## milestone1
module milestone1 (
	input logic CLOCK_50_I,                    
	input logic resetn,
	input  logic            M1_en,
	output  logic            M1_end,
	output logic   [17:0]   SRAM_address,
	input  logic   [15:0]   SRAM_read_data,
	output logic   [15:0]   SRAM_write_data,
	output logic            SRAM_we_n
);
typedef enum logic [6:0] {
  S_DELAY1,
	S_IDLE,
	IN_S_0,
	IN_S_1,
	IN_S_2,
	IN_S_3,
	IN_S_4,
	IN_S_5,
	IN_S_6,
	IN_S_7,
	IN_S_8,
	IN_S_9,
	IN_S_10,
	IN_S_11,
	IN_S_12,
	IN_S_13,
	IN_S_14,
	IN_S_15,
	IN_S_16,
	IN_S_17,
	IN_S_18,
	IN_S_19,
	IN_S_20,
	IN_S_21,
	CC_S0_0,
	CC_S0_1,
	CC_S0_2,
	CC_S0_3,
	CC_S0_4,
	CC_S0_5,
	CC_S1_0,
	CC_S1_1,
	CC_S1_2,
	CC_S1_3,
	CC_S1_4,
	CC_S1_5,
	EN_S_0,
	EN_S_1,
	EN_S_2,
	EN_S_3,
	EN_S_4,
	EN_S_5,
	EN_S_6,
	EN_S_7,
	EN_S_8,
	EN_S_9,
	EN_S_10,
	EN_S_11,
	EN_S_12,
	EN_S_13,
	EN_S_14,
	EN_S_15,
	EN_S_16,
	EN_S_17,
	EN_S_18,
	EN_S_19,
	EN_S_20,
	EN_S_21,
	EN_S_22,
	EN_S_23,
	EN_S_24,
	EN_S_25,
	EN_S_26,
	EN_S_27
} M1_state;
M1_state state;
parameter Yaddress = 18'd0,
Uaddress = 18'd38400,
Vaddress = 18'd57600,
RGBaddress = 18'd146944;
logic [17:0] data_counter;
  ...
Size: ~7300 cells after synthesis, about 610 flip-flops, ~55 I/O pins, roughly 63000 µm² of cells after synthesis.
Settings: LEC_CHECK=0, CAP_MARGIN=20, CORE_MARGIN=2, CORE_UTILIZATION=65, SLEW_MARGIN=20; clock period 10.2 ns.
run.sh (not shown) runs the stock make flow with config.mk's settings and CLKGATE_MAP_FILE=.
The first run ran to the end with no violations.
==> next run, changes <==
CORE_UTILIZATION = 40   (was 65)
clock period = 12.5 ns   (was 10.2 ns; I/O delays follow)
Effect: Design area drops by about 4.4%. Count of clock-buffer cells in the layout shrinks by 6. Maximum frequency shrinks by 15%. Flip-flop count stays the same.

* * *

Starting RTL as in the previous note.
==> flow/design.v (excerpt) <==
module milestone1 (
	input logic CLOCK_50_I,                    
	input logic resetn,
	input  logic            M1_en,
	output  logic            M1_end,
	output logic   [17:0]   SRAM_address,
	input  logic   [15:0]   SRAM_read_data,
	output logic   [15:0]   SRAM_write_data,
	output logic            SRAM_we_n
);
typedef enum logic [6:0] {
  S_DELAY1,
	S_IDLE,
	IN_S_0,
	IN_S_1,
	IN_S_2,
	IN_S_3,
	IN_S_4,
	IN_S_5,
	IN_S_6,
	IN_S_7,
	IN_S_8,
	IN_S_9,
	IN_S_10,
	IN_S_11,
	IN_S_12,
	IN_S_13,
	IN_S_14,
	IN_S_15,
	IN_S_16,
	IN_S_17,
	IN_S_18,
	IN_S_19,
	IN_S_20,
	IN_S_21,
	CC_S0_0,
	CC_S0_1,
	CC_S0_2,
	CC_S0_3,
	CC_S0_4,
	CC_S0_5,
	CC_S1_0,
	CC_S1_1,
	CC_S1_2,
	CC_S1_3,
	CC_S1_4,
	CC_S1_5,
	EN_S_0,
	EN_S_1,
	EN_S_2,
	EN_S_3,
	EN_S_4,
	EN_S_5,
	EN_S_6,
	EN_S_7,
	EN_S_8,
	EN_S_9,
	EN_S_10,
	EN_S_11,
	EN_S_12,
	EN_S_13,
	EN_S_14,
	EN_S_15,
	EN_S_16,
	EN_S_17,
	EN_S_18,
	EN_S_19,
	EN_S_20,
	EN_S_21,
	EN_S_22,
	EN_S_23,
	EN_S_24,
	EN_S_25,
	EN_S_26,
	EN_S_27
} M1_state;
M1_state state;
parameter Yaddress = 18'd0,
Uaddress = 18'd38400,
Vaddress = 18'd57600,
RGBaddress = 18'd146944;
logic [17:0] data_counter;
logic [17:0] Y_counter;
logic [17:0] RGB_counter;
logic [17:0] U_counter; 
  ...
clock: 10.9 ns
lec_check: 0
cap_margin: 20
core_margin: 2
core_utilization: 40
slew_margin: 20
Then changed:
CORE_UTILIZATION = 72   (was 40)
MAX_ROUTING_LAYER = met4   (was not set)
clock period = 8.37 ns   (was 10.9 ns; I/O delays follow)
This time the run failed in 5_1_grt, error GRT-0116. Area after synthesis does not change. Synthesized cell count does not change. Die area shrinks by 44%.
Then changed:
CAP_MARGIN = 15   (was 20)
CORE_UTILIZATION = 65   (was 72)
clock period = 8.44 ns   (was 8.37 ns; I/O delays follow)
The new run never finished: it broke off in 5_1_grt.
Area after synthesis stays the same.
Die size increases by roughly a tenth.
Synthesized cell count is unchanged.
Then changed:
CAP_MARGIN = 20   (was 15)
CORE_UTILIZATION = 71   (was 65)
clock period = 8.32 ns   (was 8.44 ns; I/O delays follow)
The new run never finished: it broke off in 5_1_grt with GRT-0116.
Die size went down by a little under a tenth.
Synthesized area does not change.
Synthesized cell count does not change.
Then changed:
CORE_UTILIZATION = 40   (was 71)
MAX_ROUTING_LAYER = not set   (was met4)
clock period = 13.0 ns   (was 8.32 ns; I/O delays follow)
With this change the flow ran to the end with no violations.
Die size is higher by 76%.
Area after synthesis does not change.
Synthesized cell count does not change.
Then changed:
ABC_AREA = 1   (was not set)
CTS_CLUSTER_DIAMETER = 221   (was not set)
GPL_TIMING_DRIVEN = 0   (was not set)
TNS_END_PERCENT = 45   (was not set)
=> Maximum frequency is about the same. Utilization rose by 0.12 points. Sequential share of layout area is lower by 1.5 points.
